### flow/run.sh
#!/bin/bash
# the make line also repeats each setting of config.mk as NAME=value (left out here)
make -C /OpenROAD-flow-scripts/flow DESIGN_CONFIG=/design/flow/config.mk WORK_HOME=/design/flow/orfs CLKGATE_MAP_FILE= finish
### flow/config.mk
export PLATFORM = sky130hd
export DESIGN_NAME = RegFile
export DESIGN_NICKNAME = RegFile
export VERILOG_FILES = /design/flow/design.v
export SDC_FILE = /design/flow/constraint.sdc
export NUM_CORES = 4
export LEC_CHECK = 0
export ABC_AREA = 1
export CAP_MARGIN = 5
export CELL_PAD_IN_SITES_DETAIL_PLACEMENT = 2
export CELL_PAD_IN_SITES_GLOBAL_PLACEMENT = 3
export CORE_ASPECT_RATIO = 1.81
export CORE_MARGIN = 10
export CORE_UTILIZATION = 25
export CTS_CLUSTER_DIAMETER = 230
export GPL_TIMING_DRIVEN = 1
export HOLD_SLACK_MARGIN = 0.3
export MAX_ROUTING_LAYER = met4
export PLACE_DENSITY = 0.37
export SLEW_MARGIN = 30
export TNS_END_PERCENT = 100
### flow/constraint.sdc
create_clock -name core_clock -period 4.37 [get_ports {clk}]
set_input_delay 0.8740 -clock core_clock [delete_from_list [all_inputs] [get_ports {clk}]]
set_output_delay 0.8740 -clock core_clock [all_outputs]
set_load 0.01 [all_outputs]
### flow/design.v
module RegFile(  
   input clk,
   input reset,
   input [3:0] A1,
   input [3:0] A2,
   input [3:0] A3,    
   input [31:0] WD3,  
   input RegWrite,    
   input [31:0] PCPlus8,    
   output [31:0] RD1,    
   output [31:0] RD2    
   );
   reg[31:0] R[15:0]; 
   integer i;
   always @ (posedge clk or posedge reset)
   begin   
         if (reset) 
         begin
            for (i=0; i<16 ;i=i+1)
            begin
				R[i] <= 32'b0;
            end
         end
         else 
         begin         
            if(RegWrite == 1'b1) begin  
               R[A3] <= WD3;
            end
            R[15] <= PCPlus8;
         end
   end
   assign RD1 = R[A1];
   assign RD2 = R[A2];
endmodule
==> run_results.csv, run 1 <==
group,metric,value,unit
drt,drtIter0Drc,1742,
critical_path,crit_end,"RD2[20]",
drt,via_per_inst,5.20,
yosys,ys_cells,3927,
critical_path,crit_start,"A2[2]",
critical_path,cp_num_cells,13,
die,dieWidth,266,um
global_routing,grt_usage,0.246,
critical_path,start_kind,"input port",
cells_and_area,final_core_util,0.311,
critical_path,r2r_cells,2,
yosys,top_cell,"nand2_1",
cells_and_area,nets,4053,
clocking,holdBufCountCts,0,
power,power_frac_comb,0.177,
clocking,cts.htree.levels,2,
yosys,synth-seq-cells,512,
drt,ant_nets,0,
power,clock_power_share,0.389,
critical_path,worst-path-buf-inv,7,
power,total_power,14.9,mW
power,p_sw,4.79,mW
clocking,cts_tree,"built",
yosys,mux_share,0,
critical_path,path_cells,"clkdlybuf4s50_1, inv_1, nor2_4, buf_4, buf_12, buf_12, nand3_1, nand2_1, nor2_1, nand2_1, inv_1, nand3_1, clkdlybuf4s50_1",
power,p_int,10.1,mW
power,swShare,0.321,
clocking,cts.sinks,512,
yosys,syn_area_per_cell,6.99,um^2
drt,first_pass_iters,5,
drt,drt_wl_total,150000,um
sta,hold_viol_final,0,
sta,slew_headroom,0.359,
global_routing,grt_antenna_before_repair,3,
global_routing,grt_pass1_wl,220000,um
clocking,numCtsBuffers,59,
cells_and_area,syn_to_final_growth,23.7,%
place,dp_hpwl,90800,um
power,power_clock,5.80,mW
critical_path,crit_fanout,23,
drt,post-route-drc-count,0,
die,core_util_floorplan,0.252,
clocking,cts.path.max_buffers,3,
yosys,topCellsByArea,"dfrtp_1, nand2_1, nand3_1, o21ai_0, inv_1",
yosys,synth_seq_share,0.467,
power,power_per_cell_area,439,nW/um^2
run_status,status,"finished clean",
yosys,synth.top_cell.area_share,0.467,
clocking,clock_latency,0.67,ns
yosys,ys_area,27500,um^2
drt,vias,28200,
die,die_area,124000,um^2
sta,setup-tns-final,0,ns
sta,maxSlewViolCount,0,
die,rows,163,
yosys,async_reset_ff_frac,1.00,
clocking,clk_pin_slew_worst_paths,0.06,ns
power,largestPowerGroup,"registers",
worst_hold_path,whs_endpoint,"R[0][5]",
cells_and_area,final-seq-area,12800,um^2
critical_path,rrSetupSlack,3.61,ns
yosys,yosys.area.top_type,"dfrtp_1",
critical_path,rr_endpoint,"R[10][2]",
worst_hold_path,hold_depth,2,
critical_path,path_class,"input port to output pin",
yosys,syn_inst,3927,
critical_path,end_kind,"output pin",
place,dpl_cell_area,31600,um^2
sta,setup_viol,0,
yosys,synth_area,27500,um^2
critical_path,timing.rr.start,"R[10][2]",
critical_path,cpLargestDelayFamily,"buffers and inverters",
worst_hold_path,min_from,"R[0][5]",
sta,clock_skew,0,ns
power,peakVddDrop,301,uV
drt,wire_per_inst,27.7,um
die,ioPinCount,143,
sta,period_needed,4.28,ns
critical_path,cp_data_required_time,3.50,ns
yosys,syn-num-nets,4006,
critical_path,cp_slowest_stage_delay,0.58,ns
yosys,yosysUniqueCellTypes,15,
sta,post-route-period-util,0.978,
die,fp.dieH,466,um
power,seq_power_share,0.434,
yosys,edf_count,0,
yosys,synthAdderAreaFrac,0,
die,core_area,109000,um^2
sta,fmax,234,MHz
yosys,yosys.area_share.simple,0.366,
flow_run,drv_cap,0,
cells_and_area,fillers,12700,
yosys,ys_sh_aoi,0.0875,
sta,worst_pin_slew,0.962,ns
power,leakagePower,16.7,nW
yosys,top_logic_kind,"simple AND/OR/NAND/NOR gates",
place,port_buffers,142,
power,p_seq,6.47,mW
critical_path,critPathArrivalTime,3.40,ns
global_routing,first_global_vias,31400,
global_routing,grt_max_degree,90,
yosys,flop_cell,"dfrtp_1",
cells_and_area,comb_area,12700,um^2
critical_path,cpMaxStageDelayCell,"clkdlybuf4s50_1",
worst_hold_path,min_path_type,"flip-flop to flip-flop",
cells_and_area,final_cell_area,34000,um^2
power,p_comb,2.64,mW
yosys,ys.warnings.count,2,
place,gp_congestion,0.815,
sta,grt_setup_unrepaired,"false",
global_routing,grt_overflow,0,
yosys,xor_share,0,
flow_run,warning_count,29,
yosys,common_cells,"nand2_1, nand3_1, dfrtp_1",
clocking,cts_root_buf,"clkbuf_16",
through the flow:
step / cells / hold slack, ns / worst slack (ns)
after floorplan: 3927 / 0.475 / -3.46
after global placement: 5304 / 0.489 / -0.00783
after detailed placement: 5305 / 0.499 / -0.0331
after CTS: 5416 / 0.515 / 0.00643
after global routing: 5426 / 0.544 / 0.0238
final: 5427 / 0.507 / 0.0950
layout make-up:
cell class | count | share of cell area
multi-input combinational | 2871 | 0.373
clock inverter | 28 | 0.0123
tap | 1402 | 0.0516
inverter | 243 | 0.0270
clock buffer | 83 | 0.0521
timing repair buffer | 287 | 0.107
sequential | 512 | 0.377
antenna | 1 | 0.0000737
per-layer routing:
metal  GRT usage  part of all wire  up-vias
met5           -                 0        -
met4      0.0554             0.022        0
met3      0.0209             0.029      172
met2       0.438              0.51      485
met1       0.297              0.44    14800
li1            -                 -    12800
what timing repair did:
| item | 4_1_cts | 5_1_grt |
|---|---|---|
| gates resized | 3 | 10 |
| setup buffers | 0 | 5 |
| endpoints found under the setup margin | 2 | 32 |
| pin swaps | 0 | 3 |
| gates cloned | 0 | 3 |
==> inputs of run 2 (changes only) <==
CAP_MARGIN = 20   (was 5)
CELL_PAD_IN_SITES_DETAIL_PLACEMENT = not set   (was 2)
CELL_PAD_IN_SITES_GLOBAL_PLACEMENT = 2   (was 3)
CORE_ASPECT_RATIO = 1.42   (was 1.81)
CORE_MARGIN = 5   (was 10)
CORE_UTILIZATION = 50   (was 25)
CTS_CLUSTER_DIAMETER = 99   (was 230)
GPL_TIMING_DRIVEN = not set   (was 1)
HOLD_SLACK_MARGIN = 0.18   (was 0.3)
MIN_ROUTING_LAYER = met1   (was not set)
PLACE_DENSITY = not set   (was 0.37)
PLACE_DENSITY_LB_ADDON = 0.13   (was not set)
SLEW_MARGIN = 20   (was 30)
TNS_END_PERCENT = not set   (was 100)
clock period = 3.65 ns   (was 4.37 ns; I/O delays follow)
==> run_results.csv, run 2 <==
group,metric,value,unit
die,core_util_floorplan,0.504,
yosys,yosys.area_share.simple,0.366,
yosys,ys_sh_aoi,0.0875,
die,core_area,54500,um^2
yosys,mux_share,0,
yosys,synth_seq_share,0.467,
die,fp.dieH,289,um
yosys,syn_area_per_cell,6.99,um^2
yosys,synth_area,27500,um^2
yosys,ys_cells,3927,
die,die_area,59800,um^2
yosys,async_reset_ff_frac,1.00,
yosys,syn-num-nets,4006,
yosys,topCellsByArea,"dfrtp_1, nand2_1, nand3_1, o21ai_0, inv_1",
yosys,yosys.area.top_type,"dfrtp_1",
yosys,syn_inst,3927,
yosys,synth-seq-cells,512,
run_status,failing_step,"global placement without I/O (3_1_place_gp_skip_io)",
yosys,xor_share,0,
yosys,edf_count,0,
yosys,ys.warnings.count,2,
yosys,flop_cell,"dfrtp_1",
die,rows,102,
yosys,top_cell,"nand2_1",
run_status,status,"did not finish",
yosys,synthAdderAreaFrac,0,
run_status,error_line,"[ERROR FLW-0024] Place density exceeds 1.0 (current PLACE_DENSITY_LB_ADDON =  0.13). Please check if the value of  PLACE_DENSITY_LB_ADDON is between 0 and 0.99.",
yosys,top_logic_kind,"simple AND/OR/NAND/NOR gates",
yosys,yosysUniqueCellTypes,15,
yosys,synth.top_cell.area_share,0.467,
yosys,common_cells,"nand2_1, nand3_1, dfrtp_1",
yosys,ys_area,27500,um^2
die,dieWidth,207,um
==> inputs of run 3 (changes only) <==
CELL_PAD_IN_SITES_GLOBAL_PLACEMENT = not set   (was 2)
CORE_ASPECT_RATIO = 0.7   (was 1.42)
CORE_MARGIN = 2   (was 5)
CORE_UTILIZATION = 58   (was 50)
CTS_CLUSTER_DIAMETER = not set   (was 99)
GPL_TIMING_DRIVEN = 1   (was not set)
HOLD_SLACK_MARGIN = not set   (was 0.18)
MIN_ROUTING_LAYER = not set   (was met1)
PLACE_DENSITY_LB_ADDON = not set   (was 0.13)
SETUP_SLACK_MARGIN = 0.76   (was not set)
TNS_END_PERCENT = 100   (was not set)
clock period = 2.89 ns   (was 3.65 ns; I/O delays follow)
==> run_results.csv, run 3 <==
group,metric,value,unit
critical_path,timing.rr.start,"R[3][30]",
sta,post-route-period-util,0.934,
sta,setup_viol,0,
power,power_frac_comb,0.209,
yosys,xor_share,0,
critical_path,cpMaxStageDelayCell,"buf_12",
yosys,common_cells,"nand2_1, nand3_1, dfrtp_1",
drt,vias,30800,
cells_and_area,fillers,3027,
yosys,syn_inst,3927,
place,dpl_cell_area,31400,um^2
place,dp_hpwl,62200,um
power,seq_power_share,0.457,
power,p_int,14.7,mW
critical_path,cpLargestDelayFamily,"buffers and inverters",
critical_path,crit_end,"RD1[29]",
yosys,synth_area,27500,um^2
yosys,async_reset_ff_frac,1.00,
power,p_comb,4.54,mW
clocking,cts.path.max_buffers,3,
global_routing,grt_overflow,0,
sta,clock_skew,0,ns
sta,fmax,370,MHz
drt,drtIter0Drc,4695,
sta,period_needed,2.70,ns
yosys,flop_cell,"dfrtp_1",
die,rows,66,
critical_path,rrSetupSlack,2.08,ns
drt,drt_wl_total,117000,um
drt,ant_nets,0,
critical_path,crit_start,"A1[3]",
die,fp.dieH,186,um
power,power_per_cell_area,579,nW/um^2
critical_path,rr_endpoint,"R[3][30]",
global_routing,grt_max_degree,128,
critical_path,critPathArrivalTime,2.12,ns
clocking,cts_tree,"built",
sta,worst_pin_slew,0.894,ns
critical_path,cp_data_required_time,2.31,ns
yosys,ys_sh_aoi,0.0875,
global_routing,first_global_vias,28800,
drt,wire_per_inst,24.3,um
power,p_seq,9.89,mW
run_status,status,"finished clean",
yosys,syn-num-nets,4006,
sta,grt_setup_unrepaired,"true",
critical_path,path_cells,"buf_8, buf_6, buf_6, nor2_4, buf_12, buf_12, buf_12, nand3_1, nand2_1, nor2_1, nand2_1, inv_1, nand3_2, buf_6",
global_routing,grt_pass1_wl,169000,um
drt,via_per_inst,6.41,
clocking,cts.htree.levels,2,
yosys,yosys.area_share.simple,0.366,
power,largestPowerGroup,"registers",
yosys,syn_area_per_cell,6.99,um^2
critical_path,start_kind,"input port",
drt,first_pass_iters,9,
drt,post-route-drc-count,0,
clocking,numCtsBuffers,52,
yosys,yosysUniqueCellTypes,15,
power,peakVddDrop,567,uV
die,core_area,46600,um^2
yosys,synth_seq_share,0.467,
yosys,synthAdderAreaFrac,0,
yosys,synth-seq-cells,512,
yosys,yosys.area.top_type,"dfrtp_1",
worst_hold_path,min_from,"PCPlus8[4]",
worst_hold_path,whs_endpoint,"R[15][4]",
global_routing,grt_antenna_before_repair,1,
critical_path,cp_slowest_stage_delay,0.21,ns
flow_run,drv_cap,0,
cells_and_area,final_core_util,0.803,
yosys,topCellsByArea,"dfrtp_1, nand2_1, nand3_1, o21ai_0, inv_1",
clocking,cts.sinks,512,
flow_run,warning_count,35,
sta,maxSlewViolCount,0,
global_routing,grt_usage,0.462,
die,ioPinCount,143,
yosys,edf_count,0,
yosys,ys.warnings.count,2,
yosys,synth.top_cell.area_share,0.467,
power,swShare,0.321,
critical_path,end_kind,"output pin",
clocking,cts_root_buf,"clkbuf_16",
clocking,clock_latency,0.59,ns
die,die_area,49100,um^2
yosys,ys_area,27500,um^2
critical_path,r2r_cells,2,
power,clock_power_share,0.334,
clocking,clk_pin_slew_worst_paths,0.06,ns
die,core_util_floorplan,0.589,
yosys,top_cell,"nand2_1",
die,dieWidth,264,um
worst_hold_path,min_path_type,"input port to flip-flop",
critical_path,crit_fanout,8,
place,port_buffers,142,
power,leakagePower,18.5,nW
cells_and_area,syn_to_final_growth,36.2,%
sta,hold_viol_final,0,
yosys,ys_cells,3927,
yosys,mux_share,0,
critical_path,cp_num_cells,14,
power,power_clock,7.23,mW
place,gp_congestion,0.949,
worst_hold_path,hold_depth,1,
cells_and_area,final_cell_area,37400,um^2
critical_path,worst-path-buf-inv,8,
sta,slew_headroom,0.404,
cells_and_area,nets,4242,
power,p_sw,6.95,mW
critical_path,path_class,"input port to output pin",
yosys,top_logic_kind,"simple AND/OR/NAND/NOR gates",
## run 3: per-layer routing
| layer | wire, um | part of all wire | GRT usage |
|---|---|---|---|
| met5 | 0 | 0 | - |
| met4 | 9300 | 0.080 | 0.289 |
| met3 | 16200 | 0.14 | 0.107 |
| met2 | 49400 | 0.42 | 0.677 |
| met1 | 42100 | 0.36 | 0.585 |
## run 3: cell type report
cell class / instances / area (um^2) / area share
Multi-Input combinational cell: 2871 / 14200 / 0.381
Clock inverter: 12 / 220 / 0.00589
Clock buffer: 78 / 1540 / 0.0412
Timing Repair Buffer: 483 / 6900 / 0.185
Sequential cell: 512 / 12800 / 0.343
Inverter: 243 / 922 / 0.0247
Tap cell: 612 / 766 / 0.0205
Antenna cell: 1 / 2.50 / 0.0000669
## run 3: repair_timing
item	4_1_cts	5_1_grt
cloned	27	17
gates resized	569	321
hold buffers	0	0
pin swaps	143	213
setup buffers	66	31
setup endpoints to repair	64	64
## run 3: through the flow
stage | instances | hold slack, ns | total power [mW] | setup TNS, ns | setup slack (ns)
after CTS | 4763 | 0.408 | 20.9 | 0 | 0.277
after detailed placement | 4580 | 0.496 | 13.5 | -29.05 | -0.526
final | 4812 | 0.399 | 21.7 | 0 | 0.191
after global routing | 4812 | 0.406 | 22.5 | 0 | 0.135
after floorplan | 3927 | 0.475 | 11.7 | -2375.85 | -4.64
after global placement | 4580 | 0.489 | 13.3 | -27.39 | -0.494
==> inputs of run 4 (changes only) <==
ABC_AREA = not set   (was 1)
CORE_ASPECT_RATIO = not set   (was 0.7)
CORE_UTILIZATION = 33   (was 58)
CTS_CLUSTER_DIAMETER = 336   (was not set)
GPL_ROUTABILITY_DRIVEN = 1   (was not set)
MIN_ROUTING_LAYER = met1   (was not set)
SETUP_SLACK_MARGIN = 0.39   (was 0.76)
TNS_END_PERCENT = 20   (was 100)
clock period = 4.07 ns   (was 2.89 ns; I/O delays follow)
==> run_results.csv, run 4 <==
group,metric,value,unit
sta,holdWs,0.515,ns
drt,ant_nets,0,
place,port_buffers,142,
sta,setup_viol,0,
clocking,cts.path.max_buffers,3,
critical_path,cpLargestDelayFamily,"AND-OR/OR-AND gates",
yosys,synth_seq_share,0.473,
power,power_per_cell_area,483,nW/um^2
yosys,topCellsByArea,"dfrtp_1, mux2_2, a22oi_1, mux2i_1, a22o_1",
clocking,holdBufCountCts,0,
yosys,ys.warnings.count,2,
clocking,numCtsBuffers,57,
sta,setup-tns-final,0,ns
critical_path,cpMaxStageDelayCell,"clkdlybuf4s50_1",
power,largestPowerGroup,"registers",
place,gp_congestion,0.969,
clocking,clock_latency,0.63,ns
sta,clock_skew,0,ns
critical_path,timing.rr.start,"R[2][31]",
critical_path,cp_slowest_stage_delay,0.51,ns
worst_hold_path,hold_depth,1,
place,pre_cts_slack,-0.0546,ns
drt,via_per_inst,6.21,
critical_path,cp_data_required_time,3.26,ns
worst_hold_path,min_from,"R[5][15]",
power,peakVddDrop,373,uV
cells_and_area,nets,2603,
yosys,top_cell,"dfrtp_1",
yosys,syn_area_per_cell,11.6,um^2
drt,first_pass_iters,9,
critical_path,rrSetupSlack,3.19,ns
cells_and_area,final_core_util,0.410,
clocking,cts_tree,"built",
critical_path,rr_endpoint,"R[2][31]",
sta,grt_setup_unrepaired,"true",
global_routing,grt_overflow,0,
die,die_area,84400,um^2
power,seq_power_share,0.443,
power,p_sw,4.89,mW
power,leakagePower,14.0,nW
die,dieWidth,291,um
sta,slew_headroom,0.308,
sta,maxSlewViolCount,0,
sta,worst_pin_slew,1.03,ns
sta,setup_ws,0.303,ns
power,clock_power_share,0.332,
clocking,cts.sinks,512,
yosys,ys_sh_aoi,0.165,
drt,drtIter0Drc,2565,
critical_path,critPathArrivalTime,2.95,ns
critical_path,cp_num_cells,8,
worst_hold_path,whs_endpoint,"R[5][15]",
place,dp_hpwl,69200,um
critical_path,path_class,"input port to output pin",
power,swShare,0.302,
die,fp.dieH,291,um
place,dpl_cell_area,30700,um^2
yosys,flop_cell,"dfrtp_1",
power,p_seq,7.17,mW
yosys,ys_area,27100,um^2
yosys,yosys.area.top_type,"dfrtp_1",
yosys,syn-num-nets,2411,
global_routing,grt_antenna_before_repair,4,
sta,post-route-period-util,0.926,
power,p_comb,3.64,mW
global_routing,first_global_vias,22900,
yosys,yosys.area_share.simple,0.0582,
cells_and_area,fillers,7697,
yosys,syn_inst,2332,
yosys,ys_cells,2332,
sta,fmax,265,MHz
critical_path,r2r_cells,1,
critical_path,crit_end,"RD1[4]",
yosys,top_logic_kind,"multiplexers",
power,p_int,11.3,mW
yosys,edf_count,0,
worst_hold_path,min_path_type,"flip-flop to flip-flop",
yosys,synthAdderAreaFrac,0,
clocking,cts.htree.levels,2,
clocking,clk_pin_slew_worst_paths,0.06,ns
cells_and_area,syn_to_final_growth,23.7,%
yosys,common_cells,"dfrtp_1, mux2_2, a22oi_1",
die,core_area,81700,um^2
cells_and_area,final_cell_area,33500,um^2
drt,post-route-drc-count,0,
yosys,synth.top_cell.area_share,0.473,
drt,wire_per_inst,30.4,um
global_routing,grt_pass1_wl,160000,um
clocking,cts_root_buf,"clkbuf_16",
yosys,synth-seq-cells,512,
critical_path,crit_start,"A1[1]",
critical_path,end_kind,"output pin",
flow_run,warning_count,31,
flow_run,drv_cap,0,
yosys,async_reset_ff_frac,1.00,
critical_path,worst-path-buf-inv,3,
die,ioPinCount,143,
global_routing,grt_usage,0.263,
drt,vias,22600,
sta,period_needed,3.77,ns
critical_path,start_kind,"input port",
power,power_frac_comb,0.225,
yosys,yosysUniqueCellTypes,59,
die,rows,105,
critical_path,crit_fanout,17,
yosys,synth_area,27100,um^2
die,core_util_floorplan,0.331,
yosys,xor_share,0,
critical_path,path_cells,"buf_8, and2_1, buf_4, a221oi_1, a21oi_1, a211o_1, o32a_1, clkdlybuf4s50_1",
run_status,status,"finished clean",
drt,drt_wl_total,111000,um
yosys,mux_share,0.259,
power,power_clock,5.38,mW
global_routing,grt_max_degree,101,
sta,hold_viol_final,0,
[run 4: routing by layer]
| metal | track usage | vias up | wire length [um] |
|---|---|---|---|
| li1 | - | 9237 | - |
| met1 | 0.330 | 11600 | 43700 |
| met2 | 0.397 | 1428 | 49800 |
| met3 | 0.0581 | 366 | 10900 |
| met4 | 0.135 | 0 | 6110 |
| met5 | - | - | 0 |
[run 4: through the flow]
step | total power [mW] | instances
after floorplan | 9.20 | 2332
after global placement | 10.5 | 3500
after detailed placement | 10.7 | 3500
after CTS | 16.2 | 3635
after global routing | 16.9 | 3643
final | 16.2 | 3643
[run 4: repair_timing]
action / in CTS / in global routing
setup endpoints to repair: 64 / 59
buffers inserted: 24 / 4
pin swaps: 10 / 5
cloned: 6 / 1
gates resized: 81 / 39
[run 4: area by class of cell]
class | count | area (um^2) | share of cell area
Antenna cell | 3 | 7.51 | 0.000224
Clock buffer | 81 | 1670 | 0.0497
Clock inverter | 24 | 279 | 0.00833
Timing Repair Buffer | 362 | 3880 | 0.116
Multi-Input combinational cell | 1564 | 13400 | 0.400
Inverter | 27 | 105 | 0.00314
Sequential cell | 512 | 12800 | 0.382
Tap cell | 1070 | 1340 | 0.0400
==> inputs of run 5 (changes only) <==
ABC_AREA = 0   (was not set)
CELL_PAD_IN_SITES_DETAIL_PLACEMENT = 2   (was not set)
CELL_PAD_IN_SITES_GLOBAL_PLACEMENT = 2   (was not set)
CORE_ASPECT_RATIO = 1.81   (was not set)
CORE_MARGIN = 10   (was 2)
CORE_UTILIZATION = 25   (was 33)
CTS_CLUSTER_DIAMETER = 230   (was 336)
GPL_ROUTABILITY_DRIVEN = not set   (was 1)
HOLD_SLACK_MARGIN = 0.3   (was not set)
MIN_ROUTING_LAYER = not set   (was met1)
PLACE_DENSITY = 0.37   (was not set)
SETUP_SLACK_MARGIN = not set   (was 0.39)
SLEW_MARGIN = 30   (was 20)
TNS_END_PERCENT = 100   (was 20)
clock period = 4.37 ns   (was 4.07 ns; I/O delays follow)
==> run_results.csv, run 5 <==
group,metric,value,unit
run_status,status,"finished clean",
yosys,ys.warnings.count,2,
yosys,synthAdderAreaFrac,0,
place,dp.cells,3839,
power,clock_power_share,0.337,
yosys,flop_cell,"dfrtp_1",
worst_hold_path,min_path_type,"flip-flop to flip-flop",
power,power_clock,5.21,mW
yosys,yosysUniqueCellTypes,59,
yosys,top_logic_kind,"multiplexers",
sta,fmax,239,MHz
worst_hold_path,hold_depth,1,
sta,grt_setup_unrepaired,"false",
worst_hold_path,whs_endpoint,"R[8][0]",
global_routing,first_global_vias,24600,
yosys,ys_area,27100,um^2
clocking,cts.sinks,512,
sta,post-route-period-util,0.957,
cells_and_area,final-seq-area,12800,um^2
critical_path,rr_endpoint,"R[4][28]",
die,fp.dieH,463,um
yosys,syn_inst,2332,
clocking,clock_latency,0.66,ns
power,p_int,10.5,mW
sta,setup_ws,0.189,ns
power,p_sw,4.95,mW
power,p_seq,6.80,mW
critical_path,cp_num_cells,9,
yosys,topCellsByArea,"dfrtp_1, mux2_2, a22oi_1, mux2i_1, a22o_1",
critical_path,worst-path-buf-inv,4,
place,gp_congestion,0.809,
critical_path,critPathMostFrequentCell,"buf_4",
yosys,synth_seq_share,0.473,
flow_run,warning_count,29,
global_routing,grt_overflow,0,
critical_path,r2r_cells,1,
cells_and_area,fillers,11400,
clocking,cts_tree,"built",
worst_hold_path,min_from,"R[8][0]",
drt,via_per_inst,5.54,
power,power_frac_comb,0.224,
power,power_per_cell_area,461,nW/um^2
drt,ant_nets,0,
die,ioPinCount,143,
cells_and_area,comb_area,13200,um^2
critical_path,crit_end,"RD1[27]",
critical_path,crit_fanout,26,
yosys,xor_share,0,
die,core_util_floorplan,0.252,
power,leakagePower,13.7,nW
place,dpl_cell_area,31600,um^2
global_routing,grt_max_degree,89,
sta,holdWs,0.523,ns
yosys,synth-seq-cells,512,
drt,post-route-drc-count,0,
place,pre_cts_slack,-0.0440,ns
sta,worst_pin_slew,0.935,ns
cells_and_area,syn_to_final_growth,23.9,%
power,swShare,0.320,
sta,setup-tns-final,0,ns
critical_path,crit_start,"A1[1]",
yosys,syn-num-nets,2411,
power,total_power,15.5,mW
yosys,common_cells,"dfrtp_1, mux2_2, a22oi_1",
place,dp_hpwl,101000,um
critical_path,start_kind,"input port",
power,seq_power_share,0.439,
power,peakVddDrop,320,uV
die,dieWidth,265,um
yosys,async_reset_ff_frac,1.00,
critical_path,path_class,"input port to output pin",
power,p_comb,3.47,mW
sta,slew_headroom,0.375,
drt,first_pass_iters,7,
critical_path,timing.rr.start,"R[4][28]",
sta,maxSlewViolCount,0,
yosys,ys_sh_aoi,0.165,
critical_path,cpLargestDelayFamily,"buffers and inverters",
yosys,edf_count,0,
yosys,syn_area_per_cell,11.6,um^2
drt,drtIter0Drc,1275,
yosys,synth_area,27100,um^2
critical_path,end_kind,"output pin",
clocking,clk_pin_slew_worst_paths,0.06,ns
clocking,post_cts_resized,1,
yosys,ys_cells,2332,
drt,drt_wl_total,151000,um
global_routing,grt_pass1_wl,211000,um
die,die_area,122000,um^2
clocking,cts.htree.levels,2,
clocking,numCtsBuffers,59,
clocking,cts_setup_buffers,0,
drt,vias,21900,
clocking,cts_root_buf,"clkbuf_16",
yosys,mux_share,0.259,
yosys,synth.top_cell.area_share,0.473,
critical_path,rrSetupSlack,3.48,ns
die,core_area,108000,um^2
yosys,yosys.area.top_type,"dfrtp_1",
yosys,yosys.area_share.simple,0.0582,
global_routing,grt_usage,0.250,
place,port_buffers,142,
critical_path,cp_data_required_time,3.50,ns
critical_path,cpMaxStageDelayCell,"clkdlybuf4s50_1",
flow_run,drv_cap,0,
power,largestPowerGroup,"registers",
clocking,cts.path.max_buffers,3,
sta,period_needed,4.18,ns
sta,hold_viol_final,0,
drt,wire_per_inst,38.2,um
sta,clock_skew,0,ns
cells_and_area,final_cell_area,33600,um^2
cells_and_area,nets,2585,
cells_and_area,layoutNonFillerInstCount,3945,
critical_path,path_cells,"buf_6, and2_1, nand2_1, o32ai_1, a2111oi_1, buf_4, a31oi_1, buf_4, clkdlybuf4s50_1",
cells_and_area,final_core_util,0.312,
clocking,holdBufCountCts,0,
yosys,top_cell,"dfrtp_1",
critical_path,cp_slowest_stage_delay,0.54,ns
critical_path,critPathArrivalTime,3.31,ns
global_routing,grt_antenna_before_repair,2,
die,rows,162,
sta,setup_viol,0,
run 5: metal layers:
layer | vias up | wire [um] | GRT usage
li1 | 9182 | - | -
met1 | 12000 | 61000 | 0.286
met2 | 506 | 80400 | 0.454
met3 | 190 | 4560 | 0.0254
met4 | 0 | 4540 | 0.0705
met5 | - | 0 | -
run 5: cell type report:
cell class,count,area share
clock buffers,85,0.0508
diodes,2,0.000149
inverters,27,0.00313
clock inverters,19,0.00626
repair buffers,343,0.112
well taps,1394,0.0520
multi-input cells,1563,0.394
flip-flops and latches,512,0.382
==> inputs of run 6 (changes only) <==
ABC_AREA = not set   (was 0)
CELL_PAD_IN_SITES_DETAIL_PLACEMENT = not set   (was 2)
CELL_PAD_IN_SITES_GLOBAL_PLACEMENT = not set   (was 2)
CORE_ASPECT_RATIO = 0.72   (was 1.81)
CORE_MARGIN = 2   (was 10)
CORE_UTILIZATION = 68   (was 25)
CTS_CLUSTER_DIAMETER = not set   (was 230)
CTS_CLUSTER_SIZE = 35   (was not set)
HOLD_SLACK_MARGIN = not set   (was 0.3)
PLACE_DENSITY = not set   (was 0.37)
SETUP_SLACK_MARGIN = -0.31   (was not set)
SLEW_MARGIN = 20   (was 30)
clock period = 3.12 ns   (was 4.37 ns; I/O delays follow)
==> run_results.csv, run 6 <==
group,metric,value,unit
die,rows,61,
place,gp_congestion,1.02,
yosys,yosys.area_share.simple,0.0582,
yosys,flop_cell,"dfrtp_1",
critical_path,crit_end,"RD2[3]",
power,peakVddDrop,540,uV
clocking,clk_pin_slew_worst_paths,0.09,ns
power,clock_power_share,0.308,
yosys,synth_seq_share,0.473,
power,power_frac_comb,0.233,
power,largestPowerGroup,"registers",
flow_run,warning_count,33,
critical_path,rrSetupSlack,2.04,ns
clocking,numCtsBuffers,49,
yosys,syn_area_per_cell,11.6,um^2
yosys,xor_share,0,
clocking,cts.sinks,512,
drt,vias,24000,
critical_path,crit_start,"A2[1]",
drt,via_per_inst,7.71,
drt,drt_wl_total,104000,um
cells_and_area,final-seq-area,12800,um^2
power,p_int,14.3,mW
yosys,syn_inst,2332,
critical_path,end_kind,"output pin",
yosys,yosys.area.top_type,"dfrtp_1",
flow_run,drv_cap,0,
cells_and_area,comb_area,13300,um^2
power,power_per_cell_area,623,nW/um^2
critical_path,start_kind,"input port",
clocking,clock_latency,0.59,ns
yosys,ys.warnings.count,2,
critical_path,crit_fanout,12,
drt,first_pass_iters,10,
sta,clock_skew,0,ns
drt,wire_per_inst,33.6,um
clocking,cts.path.max_buffers,3,
die,fp.dieH,173,um
power,p_comb,4.80,mW
global_routing,grt_max_degree,121,
place,dp.cells,3014,
worst_hold_path,hold_depth,1,
sta,slew_headroom,0.473,
die,dieWidth,239,um
global_routing,grt_pass1_wl,154000,um
critical_path,cp_num_cells,12,
yosys,synth-seq-cells,512,
run_status,status,"finished with violations",
place,dp_hpwl,64800,um
sta,worst_pin_slew,0.791,ns
cells_and_area,nets,2646,
global_routing,grt_overflow,0,
yosys,common_cells,"dfrtp_1, mux2_2, a22oi_1",
yosys,synthAdderAreaFrac,0,
power,power_clock,6.34,mW
critical_path,cp_slowest_stage_delay,0.56,ns
run_status,so_faults,"negative setup slack",
sta,setup_ws,-0.356,ns
global_routing,grt_usage,0.516,
place,dpl_cell_area,31000,um^2
drt,post-route-drc-count,0,
yosys,ys_cells,2332,
yosys,syn-num-nets,2411,
sta,post-route-period-util,1.11,
critical_path,cpLargestDelayFamily,"buffers and inverters",
worst_hold_path,min_from,"PCPlus8[6]",
die,ioPinCount,143,
sta,period_needed,3.48,ns
clocking,cts.htree.levels,2,
yosys,top_cell,"dfrtp_1",
die,die_area,41500,um^2
power,leakagePower,14.3,nW
power,p_seq,9.46,mW
yosys,ys_sh_aoi,0.165,
die,core_util_floorplan,0.696,
power,p_sw,6.31,mW
cells_and_area,syn_to_final_growth,22.1,%
die,core_area,38900,um^2
drt,ant_nets,0,
yosys,top_logic_kind,"multiplexers",
global_routing,first_global_vias,24300,
worst_hold_path,whs_endpoint,"R[15][6]",
yosys,mux_share,0.259,
cells_and_area,layoutNonFillerInstCount,3110,
sta,fmax,288,MHz
sta,maxSlewViolCount,0,
yosys,synth_area,27100,um^2
place,port_buffers,142,
cells_and_area,final_cell_area,33100,um^2
clocking,cts_tree,"built",
yosys,synth.top_cell.area_share,0.473,
yosys,edf_count,0,
critical_path,path_class,"input port to output pin",
yosys,async_reset_ff_frac,1.00,
critical_path,critPathArrivalTime,2.85,ns
critical_path,cpMaxStageDelayCell,"clkdlybuf4s50_1",
yosys,yosysUniqueCellTypes,59,
power,seq_power_share,0.459,
yosys,topCellsByArea,"dfrtp_1, mux2_2, a22oi_1, mux2i_1, a22o_1",
critical_path,r2r_cells,1,
global_routing,grt_antenna_before_repair,1,
critical_path,rr_endpoint,"R[12][11]",
critical_path,worst-path-buf-inv,7,
clocking,holdBufCountCts,0,
critical_path,path_cells,"buf_4, buf_12, buf_12, nor2b_4, buf_12, buf_4, buf_4, a22oi_1, o22ai_1, nor2b_1, a31oi_1, clkdlybuf4s50_1",
drt,drtIter0Drc,3907,
clocking,cts_root_buf,"clkbuf_16",
yosys,ys_area,27100,um^2
power,total_power,20.6,mW
power,swShare,0.306,
sta,hold_viol_final,0,
sta,setup_viol,52,
critical_path,cp_data_required_time,2.50,ns
worst_hold_path,min_path_type,"input port to flip-flop",
cells_and_area,fillers,2004,
critical_path,timing.rr.start,"R[12][11]",
## run 6: what timing repair did
item	CTS	global route
buffers inserted	0	6
pin swaps	1	7
cloned	2	0
endpoints found under the setup margin	34	26
gates resized	52	37
## run 6: stage by stage
stage	setup WS, ns	utilization	setup TNS (ns)	hold slack [ns]
6_report	-0.356	0.850	-8.39	0.462
5_1_grt	-0.325	0.850	-9.99	0.461
2_1_floorplan	-4.46	-	-2281.64	0.474
3_5_place_dp	-0.649	0.797	-23.40	0.506
3_3_place_gp	-0.574	0.797	-21.42	0.494
4_1_cts	-0.305	0.845	-12.22	0.464
## run 6: layout make-up
cell class	instances	share of cell area
Antenna cell	2	0.000151
Inverter	27	0.00318
Clock buffer	75	0.0449
Tap cell	504	0.0191
Clock inverter	13	0.00549
Multi-Input combinational cell	1563	0.402
Sequential cell	512	0.387
Timing Repair Buffer	414	0.137
## run 6: metal layers
layer  wire length, um  vias up  track usage  part of all wire
met1             36400    11700        0.663              0.35
met5                 0        -            -                 0
met3             17000      717        0.186              0.16
li1                  -     9332            -                 -
met4              7940        0        0.300             0.076
met2             43000     2274        0.704              0.41
==> inputs of run 7 (changes only) <==
ABC_AREA = 1   (was not set)
CORE_ASPECT_RATIO = 0.7   (was 0.72)
CORE_MARGIN = 5   (was 2)
CORE_UTILIZATION = 16   (was 68)
CTS_CLUSTER_SIZE = not set   (was 35)
HOLD_SLACK_MARGIN = 0.03   (was not set)
MAX_ROUTING_LAYER = met5   (was met4)
SETUP_SLACK_MARGIN = not set   (was -0.31)
SLEW_MARGIN = 30   (was 20)
clock period = 9.3 ns   (was 3.12 ns; I/O delays follow)
==> run_results.csv, run 7 <==
group,metric,value,unit
yosys,ys_area,27500,um^2
critical_path,critPathArrivalTime,5.33,ns
sta,clock_skew,0,ns
sta,maxSlewViolCount,0,
drt,drt_wl_total,115000,um
place,port_buffers,142,
yosys,ys.warnings.count,2,
clocking,cts_root_buf,"clkbuf_16",
sta,setup_viol,0,
cells_and_area,fillers,19100,
die,fp.dieH,357,um
power,seq_power_share,0.470,
critical_path,crit_fanout,18,
yosys,synth_seq_share,0.467,
flow_run,warning_count,35,
yosys,async_reset_ff_frac,1.00,
power,swShare,0.324,
power,p_sw,2.08,mW
clocking,numCtsBuffers,57,
yosys,syn_area_per_cell,6.99,um^2
critical_path,r2r_cells,2,
clocking,clk_pin_slew_worst_paths,0.06,ns
sta,post-route-period-util,0.773,
die,die_area,180000,um^2
worst_hold_path,min_from,"R[6][5]",
power,power_frac_comb,0.173,
clocking,cts_setup_buffers,0,
drt,first_pass_iters,6,
clocking,cts.sinks,512,
critical_path,cp_slowest_stage_delay,0.68,ns
power,power_clock,2.29,mW
yosys,synth_area,27500,um^2
drt,post-route-drc-count,0,
critical_path,critPathMostFrequentCell,"nand2_1",
critical_path,cpMaxStageDelayCell,"inv_1",
sta,grt_setup_unrepaired,"false",
power,peakVddDrop,193,uV
die,core_area,171000,um^2
yosys,syn_inst,3927,
yosys,xor_share,0,
yosys,edf_count,0,
cells_and_area,final-seq-area,12800,um^2
yosys,common_cells,"nand2_1, nand3_1, dfrtp_1",
critical_path,worst-path-buf-inv,5,
yosys,topCellsByArea,"dfrtp_1, nand2_1, nand3_1, o21ai_0, inv_1",
drt,via_per_inst,4.38,
power,clock_power_share,0.357,
critical_path,start_kind,"input port",
die,dieWidth,505,um
critical_path,cpLargestDelayFamily,"buffers and inverters",
clocking,cts_tree,"built",
run_status,status,"finished clean",
critical_path,crit_start,"A2[3]",
critical_path,timing.rr.start,"R[8][15]",
clocking,clock_latency,0.65,ns
global_routing,first_global_vias,25500,
power,p_int,4.34,mW
global_routing,grt_pass1_wl,169000,um
yosys,mux_share,0,
drt,vias,27100,
critical_path,end_kind,"output pin",
sta,slew_headroom,0.292,
power,largestPowerGroup,"registers",
global_routing,grt_antenna_before_repair,9,
die,rows,127,
yosys,synth.top_cell.area_share,0.467,
place,dp_hpwl,73300,um
cells_and_area,syn_to_final_growth,21.1,%
yosys,synth-seq-cells,512,
global_routing,grt_usage,0.123,
sta,fmax,139,MHz
worst_hold_path,min_path_type,"flip-flop to flip-flop",
worst_hold_path,whs_endpoint,"R[6][5]",
yosys,top_logic_kind,"simple AND/OR/NAND/NOR gates",
clocking,cts.htree.levels,2,
clocking,post_cts_resized,0,
drt,ant_nets,0,
cells_and_area,comb_area,12700,um^2
yosys,yosys.area_share.simple,0.366,
critical_path,path_class,"input port to output pin",
critical_path,cp_data_required_time,7.44,ns
place,gp_congestion,0.783,
yosys,syn-num-nets,4006,
critical_path,crit_end,"RD2[6]",
power,leakagePower,15.8,nW
sta,hold_viol_final,0,
worst_hold_path,hold_depth,2,
die,ioPinCount,143,
global_routing,grt_max_degree,156,
clocking,cts.path.max_buffers,3,
yosys,ys_cells,3927,
cells_and_area,nets,3962,
drt,drtIter0Drc,2864,
yosys,yosys.area.top_type,"dfrtp_1",
power,p_seq,3.02,mW
power,power_per_cell_area,193,nW/um^2
die,core_util_floorplan,0.161,
critical_path,path_cells,"clkdlybuf4s50_1, nand2_1, inv_1, buf_4, nand3_1, nand2_1, nor2_1, nand2_1, inv_1, nand3_1, clkdlybuf4s50_1",
global_routing,grt_overflow,0,
sta,setup-tns-final,0,ns
critical_path,rrSetupSlack,8.54,ns
yosys,top_cell,"nand2_1",
critical_path,rr_endpoint,"R[8][15]",
power,p_comb,1.11,mW
yosys,ys_sh_aoi,0.0875,
sta,period_needed,7.19,ns
drt,wire_per_inst,18.6,um
yosys,synthAdderAreaFrac,0,
yosys,yosysUniqueCellTypes,15,
flow_run,drv_cap,0,
power,total_power,6.42,mW
clocking,holdBufCountCts,0,
yosys,flop_cell,"dfrtp_1",
critical_path,cp_num_cells,11,
sta,worst_pin_slew,1.06,ns
## run 7: metrics by stage
step | instance area, um^2 | hold WS (ns) | std cells | setup slack [ns] | utilization
final | 33200 | 0.510 | 6188 | 2.11 | 0.194
after CTS | 33100 | 0.510 | 6176 | 2.16 | 0.194
after detailed placement | 31300 | 0.496 | 6077 | 2.16 | 0.183
after floorplan | 27500 | 0.475 | 3927 | 0.488 | -
after global routing | 33200 | 0.524 | 6180 | 2.00 | 0.194
after global placement | 31200 | 0.489 | 6073 | 2.14 | 0.182
## run 7: final cells by class
class | instances | share of cell area
inverter | 243 | 0.0277
tap | 2257 | 0.0849
sequential | 512 | 0.385
timing repair buffer | 198 | 0.0641
clock inverter | 19 | 0.00617
antenna | 8 | 0.000602
multi-input combinational | 2871 | 0.382
clock buffer | 80 | 0.0491
## run 7: layer usage
layer,track usage,wire length (um)
met5,0,41
met4,0.0432,3910
met3,0.0242,9920
met2,0.185,49400
met1,0.175,51900
==> inputs of run 8 (changes only) <==
ABC_AREA = not set   (was 1)
CAP_MARGIN = 5   (was 20)
CORE_ASPECT_RATIO = not set   (was 0.7)
CORE_MARGIN = 2   (was 5)
CORE_UTILIZATION = 70   (was 16)
CTS_CLUSTER_SIZE = 34   (was not set)
GPL_TIMING_DRIVEN = not set   (was 1)
HOLD_SLACK_MARGIN = -0.09   (was 0.03)
MAX_ROUTING_LAYER = not set   (was met5)
SETUP_SLACK_MARGIN = 0.09   (was not set)
SLEW_MARGIN = 20   (was 30)
TNS_END_PERCENT = not set   (was 100)
clock period = 3.12 ns   (was 9.3 ns; I/O delays follow)
==> run_results.csv, run 8 <==
group,metric,value,unit
sta,period_needed,4.11,ns
worst_hold_path,min_from,"PCPlus8[2]",
power,p_seq,9.60,mW
global_routing,grt_antenna_before_repair,10,
critical_path,crit_fanout,11,
yosys,yosys.area_share.simple,0.0582,
flow_run,drv_cap,1,
global_routing,grt_max_degree,103,
yosys,flop_cell,"dfrtp_1",
die,dieWidth,201,um
global_routing,grt_pass1_wl,168000,um
power,largestPowerGroup,"registers",
drt,first_pass_iters,14,
sta,clock_skew,0,ns
global_routing,grt_overflow,0,
yosys,synth.top_cell.area_share,0.473,
die,ioPinCount,143,
yosys,async_reset_ff_frac,1.00,
place,dp_hpwl,64500,um
critical_path,crit_end,"RD2[31]",
critical_path,path_class,"input port to output pin",
power,power_clock,6.80,mW
critical_path,path_cells,"buf_8, buf_8, bufbuf_16, nand2b_4, o32ai_1, a2111oi_2, a21oi_1, buf_4, clkbuf_2",
critical_path,cp_data_required_time,2.50,ns
yosys,synth-seq-cells,512,
power,p_sw,7.11,mW
place,port_buffers,142,
critical_path,worst-path-buf-inv,5,
yosys,top_logic_kind,"multiplexers",
yosys,yosys.area.top_type,"dfrtp_1",
yosys,mux_share,0.259,
run_status,status,"finished with violations",
clocking,clock_latency,0.66,ns
yosys,xor_share,0,
yosys,top_cell,"dfrtp_1",
critical_path,cp_slowest_stage_delay,1.54,ns
critical_path,end_kind,"output pin",
power,clock_power_share,0.313,
place,gp_congestion,0.977,
yosys,edf_count,0,
run_status,so_faults,"max-capacitance violations, max-slew violations, negative setup slack",
power,p_comb,5.33,mW
worst_hold_path,hold_depth,1,
sta,setup_ws,-0.987,ns
power,peakVddDrop,568,uV
global_routing,grt_usage,0.559,
die,die_area,40300,um^2
cells_and_area,nets,2747,
yosys,synthAdderAreaFrac,0,
critical_path,cp_num_cells,9,
power,leakagePower,15.0,nW
die,rows,72,
drt,wire_per_inst,38.3,um
power,seq_power_share,0.442,
drt,via_per_inst,8.18,
power,total_power,21.7,mW
yosys,topCellsByArea,"dfrtp_1, mux2_2, a22oi_1, mux2i_1, a22o_1",
yosys,yosysUniqueCellTypes,59,
yosys,synth_area,27100,um^2
clocking,cts.htree.levels,2,
yosys,common_cells,"dfrtp_1, mux2_2, a22oi_1",
clocking,cts_root_buf,"clkbuf_16",
yosys,ys_cells,2332,
worst_hold_path,min_path_type,"input port to flip-flop",
critical_path,crit_start,"A2[1]",
critical_path,critPathArrivalTime,3.48,ns
yosys,syn_inst,2332,
power,power_frac_comb,0.245,
sta,grt_setup_unrepaired,"true",
cells_and_area,syn_to_final_growth,28.1,%
flow_run,warning_count,37,
drt,post-route-drc-count,0,
clocking,cts_tree,"built",
die,core_area,38400,um^2
cells_and_area,final_core_util,0.904,
clocking,numCtsBuffers,54,
clocking,cts.path.max_buffers,3,
critical_path,timing.rr.start,"R[11][8]",
yosys,ys_sh_aoi,0.165,
yosys,ys_area,27100,um^2
drt,drtIter0Drc,4940,
critical_path,cpMaxStageDelayCell,"o32ai_1",
sta,slew_headroom,-0.287,
yosys,synth_seq_share,0.473,
power,swShare,0.327,
power,p_int,14.6,mW
yosys,ys.warnings.count,2,
critical_path,rrSetupSlack,2.00,ns
place,dpl_cell_area,31300,um^2
sta,maxSlewViolCount,2,
critical_path,critPathMostFrequentCell,"buf_8",
worst_hold_path,whs_endpoint,"R[15][2]",
die,core_util_floorplan,0.706,
die,fp.dieH,201,um
sta,worst_pin_slew,1.92,ns
yosys,syn_area_per_cell,11.6,um^2
power,power_per_cell_area,626,nW/um^2
yosys,syn-num-nets,2411,
global_routing,first_global_vias,26700,
clocking,clk_pin_slew_worst_paths,0.07,ns
sta,hold_viol_final,0,
critical_path,cpLargestDelayFamily,"AND-OR/OR-AND gates",
drt,vias,26500,
clocking,cts.sinks,512,
critical_path,rr_endpoint,"R[11][8]",
critical_path,start_kind,"input port",
sta,post-route-period-util,1.32,
drt,ant_nets,0,
sta,fmax,244,MHz
cells_and_area,final_cell_area,34700,um^2
critical_path,r2r_cells,1,
drt,drt_wl_total,124000,um
clocking,holdBufCountCts,0,
sta,setup_viol,15,
-- run 8: through the flow --
stage	cells	hold WS [ns]	TNS, ns	worst slack, ns
floorplan	2332	0.474	-2281.64	-4.46
global placement	3057	0.492	-23.08	-0.738
detailed placement	3058	0.505	-20.25	-0.540
CTS	3193	0.417	-0.0856	-0.0450
global route	3231	0.405	-1.97	-0.760
finish	3234	0.398	-1.98	-0.987
-- run 8: area by class of cell --
cell class              instances  area [um^2]
inverters                      27          108
flip-flops and latches        512        12800
fillers                      1514         3680
well taps                     518          648
multi-input cells            1563        13900
diodes                          5         12.5
clock buffers                  83         1660
clock inverters                16          149
repair buffers                510         5440
-- run 8: per-layer routing --
layer,vias to the layer above,share of wire,GRT usage
li1,9553,-,-
met1,12400,0.31,0.673
met2,3134,0.40,0.782
met3,1319,0.18,0.237
met4,8,0.11,0.460
met5,-,0.0014,0.00833
-- run 8: timing repair --
action / 4_1_cts / 5_1_grt
pin swaps: 36 / 58
cloned: 4 / 5
endpoints found under the hold margin: 0 / 0
setup endpoints to repair: 64 / 58
buffers inserted: 32 / 34
resized: 347 / 115
==> inputs of run 9 (changes only) <==
ABC_AREA = 1   (was not set)
CAP_MARGIN = 20   (was 5)
CORE_ASPECT_RATIO = 0.5   (was not set)
CORE_UTILIZATION = 72   (was 70)
CTS_CLUSTER_DIAMETER = 314   (was not set)
CTS_CLUSTER_SIZE = 97   (was 34)
HOLD_SLACK_MARGIN = not set   (was -0.09)
PLACE_DENSITY = 0.43   (was not set)
SETUP_SLACK_MARGIN = 1.16   (was 0.09)
TNS_END_PERCENT = 10   (was not set)
clock period = 3.99 ns   (was 3.12 ns; I/O delays follow)
==> run_results.csv, run 9 <==
group,metric,value,unit
run_status,status,"did not finish",
run_status,failing_step,"global routing (5_1_grt)",
run_status,error_line,"[ERROR GRT-0232] Routing congestion too high. Check the congestion heatmap in the GUI.",
yosys,synthAdderAreaFrac,0,
yosys,syn_area_per_cell,6.99,um^2
yosys,topCellsByArea,"dfrtp_1, nand2_1, nand3_1, o21ai_0, inv_1",
clocking,numCtsBuffers,9,
die,ioPinCount,143,
yosys,syn_inst,3927,
yosys,yosys.area.top_type,"dfrtp_1",
yosys,common_cells,"nand2_1, nand3_1, dfrtp_1",
yosys,flop_cell,"dfrtp_1",
yosys,synth.top_cell.area_share,0.467,
clocking,cts.path.max_buffers,3,
clocking,holdBufCountCts,0,
yosys,synth-seq-cells,512,
yosys,top_cell,"nand2_1",
clocking,cts.sinks,512,
yosys,ys_cells,3927,
place,gp_congestion,0.915,
yosys,yosys.area_share.simple,0.366,
die,core_util_floorplan,0.733,
yosys,syn-num-nets,4006,
die,core_area,37500,um^2
global_routing,grt_usage,0.837,
die,die_area,39800,um^2
yosys,mux_share,0,
place,port_buffers,142,
yosys,async_reset_ff_frac,1.00,
yosys,yosysUniqueCellTypes,15,
die,rows,50,
clocking,cts_root_buf,"clkbuf_16",
global_routing,grt_overflow,156,
place,dp_hpwl,52900,um
yosys,top_logic_kind,"simple AND/OR/NAND/NOR gates",
yosys,synth_area,27500,um^2
die,dieWidth,280,um
yosys,synth_seq_share,0.467,
yosys,ys_sh_aoi,0.0875,
yosys,edf_count,0,
die,fp.dieH,142,um
yosys,ys_area,27500,um^2
yosys,xor_share,0,
clocking,cts.htree.levels,1,
yosys,ys.warnings.count,2,
[run 9: layer usage]
layer | overflow | global-route usage
met1 | 9 | 0.845
met2 | 66 | 0.949
met3 | 13 | 0.733
met4 | 66 | 0.782
met5 | 2 | 0.703
[run 9: repair_timing]
action                                  4_1_cts
cloned                                       53
buffers inserted                             87
resized                                     496
endpoints found under the setup margin       64
pin swaps                                    75
[run 9: metrics by stage]
stage | setup TNS (ns) | instance area (um^2) | cells | worst slack, ns | power (mW)
CTS | 0 | 33000 | 4517 | 1.03 | 11.7
detailed placement | 0 | 29900 | 4367 | 0.0979 | 9.59
global placement | 0 | 29900 | 4367 | 0.138 | 9.43
floorplan | -1925.29 | 27500 | 3927 | -3.76 | 8.45
==> inputs of run 10 (changes only) <==
ABC_AREA = not set   (was 1)
CAP_MARGIN = 5   (was 20)
CORE_ASPECT_RATIO = not set   (was 0.5)
CORE_UTILIZATION = 70   (was 72)
CTS_CLUSTER_DIAMETER = not set   (was 314)
CTS_CLUSTER_SIZE = 34   (was 97)
HOLD_SLACK_MARGIN = -0.08   (was not set)
PLACE_DENSITY = 0.65   (was 0.43)
SETUP_SLACK_MARGIN = not set   (was 1.16)
TNS_END_PERCENT = not set   (was 10)
clock period = 3.12 ns   (was 3.99 ns; I/O delays follow)
==> run_results.csv, run 10 <==
group,metric,value,unit
yosys,syn_area_per_cell,11.6,um^2
clocking,holdBufCountCts,0,
power,p_int,14.5,mW
clocking,cts.path.max_buffers,3,
clocking,numCtsBuffers,54,
critical_path,path_class,"input port to output pin",
yosys,synth_seq_share,0.473,
critical_path,start_kind,"input port",
drt,via_per_inst,7.89,
power,power_per_cell_area,623,nW/um^2
sta,post-route-period-util,1.06,
yosys,edf_count,0,
place,dp_hpwl,64500,um
place,gp_congestion,0.977,
die,dieWidth,201,um
flow_run,drv_cap,0,
cells_and_area,nets,2703,
global_routing,grt_antenna_before_repair,2,
critical_path,rr_endpoint,"R[8][2]",
power,largestPowerGroup,"registers",
critical_path,cpLargestDelayFamily,"buffers and inverters",
critical_path,cp_data_required_time,2.50,ns
power,swShare,0.312,
cells_and_area,final_core_util,0.883,
power,peakVddDrop,554,uV
die,core_area,38400,um^2
power,clock_power_share,0.317,
yosys,ys_cells,2332,
die,core_util_floorplan,0.706,
cells_and_area,comb_area,13600,um^2
yosys,synth-seq-cells,512,
worst_hold_path,min_from,"PCPlus8[14]",
clocking,cts_tree,"built",
clocking,clock_latency,0.64,ns
die,die_area,40300,um^2
critical_path,crit_end,"RD2[31]",
sta,period_needed,3.32,ns
yosys,xor_share,0,
sta,hold_viol_final,0,
run_status,status,"finished with violations",
run_status,so_faults,"negative setup slack",
drt,wire_per_inst,34.5,um
critical_path,path_cells,"buf_2, buf_4, buf_16, mux2i_2, o32ai_2, a2111oi_2, a21oi_1, buf_4, clkdlybuf4s50_1",
critical_path,worst-path-buf-inv,5,
global_routing,grt_usage,0.526,
critical_path,crit_start,"A2[3]",
drt,ant_nets,0,
yosys,mux_share,0.259,
global_routing,grt_pass1_wl,158000,um
global_routing,first_global_vias,25700,
power,power_clock,6.69,mW
power,p_seq,9.48,mW
sta,setup_ws,-0.196,ns
cells_and_area,layoutNonFillerInstCount,3187,
yosys,topCellsByArea,"dfrtp_1, mux2_2, a22oi_1, mux2i_1, a22o_1",
drt,post-route-drc-count,0,
sta,setup-tns-final,-0.863,ns
yosys,syn_inst,2332,
place,dp.cells,3058,
yosys,flop_cell,"dfrtp_1",
yosys,top_logic_kind,"multiplexers",
critical_path,critPathMostFrequentCell,"buf_4",
sta,fmax,302,MHz
worst_hold_path,min_path_type,"input port to flip-flop",
yosys,ys_area,27100,um^2
yosys,top_cell,"dfrtp_1",
clocking,cts.sinks,512,
cells_and_area,final-seq-area,12800,um^2
yosys,synth.top_cell.area_share,0.473,
drt,vias,25100,
power,p_sw,6.60,mW
drt,drt_wl_total,110000,um
critical_path,timing.rr.start,"R[8][2]",
yosys,synth_area,27100,um^2
yosys,yosys.area_share.simple,0.0582,
critical_path,cpMaxStageDelayCell,"clkdlybuf4s50_1",
critical_path,r2r_cells,1,
yosys,common_cells,"dfrtp_1, mux2_2, a22oi_1",
die,ioPinCount,143,
yosys,yosys.area.top_type,"dfrtp_1",
yosys,ys.warnings.count,2,
drt,first_pass_iters,9,
yosys,syn-num-nets,2411,
clocking,cts_root_buf,"clkbuf_16",
power,p_comb,4.96,mW
yosys,synthAdderAreaFrac,0,
place,port_buffers,142,
power,leakagePower,14.6,nW
sta,maxSlewViolCount,0,
sta,grt_setup_unrepaired,"true",
drt,drtIter0Drc,4182,
global_routing,grt_max_degree,103,
yosys,yosysUniqueCellTypes,59,
die,rows,72,
clocking,cts.htree.levels,2,
sta,clock_skew,0,ns
worst_hold_path,whs_endpoint,"R[15][14]",
clocking,clk_pin_slew_worst_paths,0.06,ns
critical_path,crit_fanout,16,
power,power_frac_comb,0.235,
sta,slew_headroom,0.422,
critical_path,end_kind,"output pin",
sta,worst_pin_slew,0.867,ns
cells_and_area,syn_to_final_growth,25.1,%
sta,setup_viol,17,
critical_path,rrSetupSlack,2.26,ns
critical_path,critPathArrivalTime,2.69,ns
cells_and_area,fillers,1760,
critical_path,cp_num_cells,9,
yosys,async_reset_ff_frac,1.00,
worst_hold_path,hold_depth,1,
power,seq_power_share,0.449,
global_routing,grt_overflow,0,
yosys,ys_sh_aoi,0.165,
die,fp.dieH,201,um
critical_path,cp_slowest_stage_delay,0.48,ns
flow_run,warning_count,37,
[run 10: per-stage QoR]
step	area [um^2]	power (mW)	setup slack [ns]	hold WS (ns)
6_report	33900	21.1	-0.196	0.414
5_1_grt	33900	21.7	-0.209	0.414
4_1_cts	33600	20.6	-0.261	0.417
3_5_place_dp	31300	14.0	-0.540	0.505
3_3_place_gp	31300	13.7	-0.738	0.492
2_1_floorplan	27100	12.0	-4.46	0.474
[run 10: repair_timing]
action                                 in CTS  in global routing
buffers inserted                           13                 11
setup endpoints to repair                  64                 54
resized                                   180                118
pin swaps                                   9                 41
cloned                                      1                  3
endpoints found under the hold margin       0                  0
[run 10: cell type report]
class                   count  area share
repair buffers            466       0.143
clock buffers              83      0.0490
multi-input cells        1563       0.403
clock inverters            16     0.00439
well taps                 518      0.0191
inverters                  27     0.00318
diodes                      2    0.000148
flip-flops and latches    512       0.378
[run 10: routing by layer]
metal / GRT usage / part of all wire
met5: 0 / 0.00012
met4: 0.400 / 0.092
met3: 0.186 / 0.17
met2: 0.752 / 0.42
met1: 0.657 / 0.32
==> inputs of run 11 (changes only) <==
CELL_PAD_IN_SITES_GLOBAL_PLACEMENT = 3   (was not set)
CORE_MARGIN = 5   (was 2)
CORE_UTILIZATION = 39   (was 70)
CTS_CLUSTER_DIAMETER = 218   (was not set)
CTS_CLUSTER_SIZE = not set   (was 34)
GPL_TIMING_DRIVEN = 0   (was not set)
HOLD_SLACK_MARGIN = 0.11   (was -0.08)
PLACE_DENSITY = not set   (was 0.65)
SLEW_MARGIN = 15   (was 20)
TNS_END_PERCENT = 40   (was not set)
clock period = 8.67 ns   (was 3.12 ns; I/O delays follow)
==> run_results.csv, run 11 <==
group,metric,value,unit
clocking,cts.htree.levels,2,
power,leakagePower,13.3,nW
die,fp.dieH,274,um
yosys,yosys.area.top_type,"dfrtp_1",
yosys,yosys.area_share.simple,0.0582,
power,power_clock,2.55,mW
yosys,xor_share,0,
global_routing,grt_usage,0.360,
global_routing,grt_pass1_wl,188000,um
critical_path,worst-path-buf-inv,4,
drt,wire_per_inst,39.3,um
clocking,clk_pin_slew_worst_paths,0.06,ns
power,total_power,7.61,mW
sta,post-route-period-util,0.903,
clocking,cts_setup_buffers,0,
run_status,status,"finished clean",
die,dieWidth,274,um
place,gp_congestion,0.964,
critical_path,rrSetupSlack,7.81,ns
worst_hold_path,min_from,"R[5][0]",
critical_path,end_kind,"output pin",
sta,worst_pin_slew,1.39,ns
yosys,synth-seq-cells,512,
yosys,ys.warnings.count,2,
yosys,yosysUniqueCellTypes,59,
sta,setup_viol,0,
yosys,syn_area_per_cell,11.6,um^2
power,power_per_cell_area,238,nW/um^2
drt,ant_nets,0,
power,p_int,5.23,mW
flow_run,drv_cap,0,
drt,first_pass_iters,7,
die,core_util_floorplan,0.394,
cells_and_area,nets,2632,
die,die_area,74800,um^2
drt,vias,23300,
critical_path,path_class,"input port to output pin",
critical_path,crit_fanout,10,
power,swShare,0.313,
yosys,synth.top_cell.area_share,0.473,
worst_hold_path,whs_endpoint,"R[5][0]",
critical_path,cpMaxStageDelayCell,"nor3_4",
yosys,synth_area,27100,um^2
drt,via_per_inst,6.59,
clocking,holdBufCountCts,0,
sta,hold_viol_final,0,
critical_path,cp_data_required_time,6.94,ns
worst_hold_path,hold_depth,1,
cells_and_area,syn_to_final_growth,18.1,%
worst_hold_path,min_path_type,"flip-flop to flip-flop",
yosys,common_cells,"dfrtp_1, mux2_2, a22oi_1",
power,p_seq,3.37,mW
sta,slew_headroom,0.0766,
yosys,syn-num-nets,2411,
yosys,top_cell,"dfrtp_1",
drt,drt_wl_total,139000,um
drt,post-route-drc-count,0,
flow_run,warning_count,29,
drt,dr.max_layer_used,"met5",
power,p_sw,2.38,mW
yosys,ys_sh_aoi,0.165,
die,rows,96,
power,largestPowerGroup,"registers",
yosys,ys_cells,2332,
drt,drtIter0Drc,3113,
power,p_comb,1.69,mW
global_routing,first_global_vias,23300,
drt,route.met3.wl,14600,um
critical_path,r2r_cells,1,
critical_path,critPathArrivalTime,6.10,ns
clocking,cts.sinks,512,
critical_path,start_kind,"input port",
global_routing,grt_max_degree,37,
sta,clock_skew,0,ns
power,clock_power_share,0.335,
sta,fmax,128,MHz
yosys,syn_inst,2332,
clocking,numCtsBuffers,60,
clocking,cts_tree,"built",
critical_path,cpLargestDelayFamily,"buffers and inverters",
yosys,top_logic_kind,"multiplexers",
cells_and_area,fillers,6424,
yosys,synthAdderAreaFrac,0,
cells_and_area,comb_area,13100,um^2
yosys,async_reset_ff_frac,1.00,
die,core_area,68700,um^2
drt,dr_wl_met2,60200,um
global_routing,grt_antenna_before_repair,6,
critical_path,rr_endpoint,"R[12][31]",
critical_path,path_cells,"clkdlybuf4s50_1, buf_4, nand2_1, nor3_4, buf_2, a221oi_1, a31oi_1, clkdlybuf4s50_1",
yosys,topCellsByArea,"dfrtp_1, mux2_2, a22oi_1, mux2i_1, a22o_1",
yosys,flop_cell,"dfrtp_1",
sta,maxSlewViolCount,0,
cells_and_area,final_core_util,0.466,
drt,wl_met1,55200,um
sta,period_needed,7.83,ns
cells_and_area,final-seq-area,12800,um^2
critical_path,cp_num_cells,8,
power,peakVddDrop,199,uV
place,port_buffers,139,
die,ioPinCount,143,
power,power_frac_comb,0.222,
place,dp_hpwl,93200,um
critical_path,crit_end,"RD2[10]",
yosys,ys_area,27100,um^2
yosys,synth_seq_share,0.473,
clocking,clock_latency,0.65,ns
critical_path,critPathMostFrequentCell,"clkdlybuf4s50_1",
yosys,edf_count,0,
critical_path,timing.rr.start,"R[12][31]",
global_routing,grt_overflow,0,
critical_path,cp_slowest_stage_delay,1.02,ns
power,seq_power_share,0.443,
clocking,cts.path.max_buffers,3,
clocking,post_cts_resized,0,
sta,grt_setup_unrepaired,"false",
clocking,cts_root_buf,"clkbuf_16",
critical_path,crit_start,"A2[3]",
yosys,mux_share,0.259,
## run 11: metrics by stage
stage / hold slack [ns] / setup TNS, ns / instance area (um^2) / setup WS, ns / std cells
6_report: 0.514 / 0 / 32000 / 0.839 / 3535
5_1_grt: 0.525 / 0 / 32000 / 0.903 / 3531
4_1_cts: 0.516 / 0 / 32000 / 1.06 / 3531
3_5_place_dp: 0.502 / 0 / 30100 / 1.06 / 3422
3_3_place_gp: 0.493 / -1881.01 / 29600 / -3.78 / 3402
2_1_floorplan: 0.474 / -8.36 / 27100 / -0.0163 / 2332
## run 11: layout make-up
type,count,share of cell area
Clock inverter,17,0.00379
Buffer,230,0.0356
Sequential cell,512,0.401
Tap cell,931,0.0364
Multi-Input combinational cell,1563,0.408
Clock buffer,92,0.0564
Inverter,27,0.00329
Timing Repair Buffer,159,0.0553
Antenna cell,4,0.000313
## run 11: routing by layer
metal,GRT usage,vias up
li1,-,9311
met5,0.00855,-
met3,0.0970,437
met1,0.476,12000
met2,0.543,1528
met4,0.184,2
Power figures rest on the tool's default switching activity, not on a simulated workload.
